Design DE2_115_Project_Top, start of the top module:
module DE2_115_Project_Top (
    input  wire        CLOCK_50,
    input  wire        RST,       
    input  wire [3:0]  KEY,       
    input  wire [17:0] SW,        
    output wire [7:0]  LCD_DATA,
    output wire        LCD_RS,
    output wire        LCD_RW,
    output wire        LCD_EN,
    output wire        LCD_ON,   
    output wire        LCD_BLON
);
Size: ~3500 cells after synthesis, ~37 I/O pins, roughly 0.037 mm^2 of cells after synthesis.
==> flow/config.mk <==
export PLATFORM = sky130hd
export DESIGN_NAME = DE2_115_Project_Top
export DESIGN_NICKNAME = DE2_115_Project_Top
export VERILOG_FILES = /design/flow/design.v
export SDC_FILE = /design/flow/constraint.sdc
export NUM_CORES = 4
export LEC_CHECK = 0
export CAP_MARGIN = 20
export CORE_MARGIN = 2
export CORE_UTILIZATION = 72
export CTS_CLUSTER_DIAMETER = 93
export SLEW_MARGIN = 20
==> flow/constraint.sdc <==
create_clock -name core_clock -period 6.82 [get_ports {CLOCK_50}]
set_input_delay 1.3640 -clock core_clock [delete_from_list [all_inputs] [get_ports {CLOCK_50}]]
set_output_delay 1.3640 -clock core_clock [all_outputs]
set_load 0.01 [all_outputs]
run.sh (not shown) runs the stock make flow with config.mk's settings and CLKGATE_MAP_FILE=.
The starting point produced a layout that fails on negative setup slack.
Edit:
Settings changed: ABC_AREA set to 1, CELL_PAD_IN_SITES_GLOBAL_PLACEMENT set to 2, CORE_UTILIZATION 72 to 40, CTS_CLUSTER_DIAMETER 93 to unset, CTS_CLUSTER_SIZE set to 51, SLEW_MARGIN 20 to 15, TNS_END_PERCENT set to 40.
Clock period 6.82 ns to 20.0 ns, I/O delays scaled along.
After rerunning: The new run ran to the end with no violations; setup slack is better by 12000 ps; routed wire length falls by roughly a tenth; synthesized cell count came out higher by a quarter to a third.
Edit:
Settings changed: CELL_PAD_IN_SITES_GLOBAL_PLACEMENT 2 to unset, CORE_UTILIZATION 40 to 72, CTS_CLUSTER_DIAMETER set to 245, CTS_CLUSTER_SIZE 51 to unset, SLEW_MARGIN 15 to 20, TNS_END_PERCENT 40 to unset.
Clock period 20.0 ns to 6.85 ns, I/O delays scaled along.
After rerunning: Now the flow finished with negative setup slack left; die size goes down by 44%; combinational power goes up to 2.9 times its value; non-clock buffer count goes up by 146; register-to-register slack is worse by 12000 ps.
Edit:
Settings changed: CTS_CLUSTER_DIAMETER 245 to 250, PLACE_DENSITY_LB_ADDON set to 0.06.
Clock period 6.85 ns to 6.82 ns, I/O delays scaled along.
After rerunning:
- The new run reached the layout checks and failed them: negative setup slack
- synthesized area is unchanged
- setup slack is better by 62 ps
- die size is unchanged
- cell count goes down by 0.46%
- final area came out lower by 0.35%
- worst hold slack is worse by 3.7 ps
- sequential cell count does not change
- wire length climbs by 1.6%
- register-to-register slack improves by 60 ps
- clock power came out higher by about 2%

## 10-24
DE2_115_Project_Top again, from the RTL that the note above started with.
Settings: LEC_CHECK=0, ABC_AREA=1, CAP_MARGIN=20, CELL_PAD_IN_SITES_GLOBAL_PLACEMENT=0, CORE_ASPECT_RATIO=0.92, CORE_MARGIN=2, CORE_UTILIZATION=72, CTS_CLUSTER_DIAMETER=367, CTS_CLUSTER_SIZE=13, GPL_ROUTABILITY_DRIVEN=1, PLACE_DENSITY_LB_ADDON=0.06, SETUP_SLACK_MARGIN=0.6, SLEW_MARGIN=40; clock period 6.99 ns.
In 10-24 the implementation completed, yet the final layout does not meet the checks, the culprit being negative setup slack.
--- input diff 10-24..05-13 ---
- changing SETUP_SLACK_MARGIN from 0.6 to 1.85
- removing CELL_PAD_IN_SITES_GLOBAL_PLACEMENT (formerly 0)
- changing SLEW_MARGIN from 40 to 20
- removing GPL_ROUTABILITY_DRIVEN (formerly 1)
- removing CORE_ASPECT_RATIO (formerly 0.92)
- changing CTS_CLUSTER_DIAMETER from 367 to 250
- changing the clock period (ns, I/O delays scaled along) from 6.99 to 6.82
[summary]
05-13 finished all stages; however, its layout fails the closing checks, the failures being negative setup slack. 10-24 has a lower utilization of the core after routing than 05-13. In the tables for 10-24 and 05-13, area used by multi-input combinational logic reads lower with 10-24. Compared with 10-24, 05-13 shows static leakage higher by 0.41 nW. 05-13 ended with more share of the clock period used by the worst path than 10-24. In the reports for 10-24 and 05-13, the larger core region area belongs to 05-13. From 10-24 to 05-13 the numbers moved as follows: power consumption +4.0%, worst hold slack after final layout lower. Relative contribution of sequential cells to total power, 10-24 and 05-13, higher one = 10-24. Looking only at maximum vdd ir drop, and setting everything else aside, the lower value of 10-24 and 05-13 goes to 05-13.
Power and IR drop assume default switching activity.
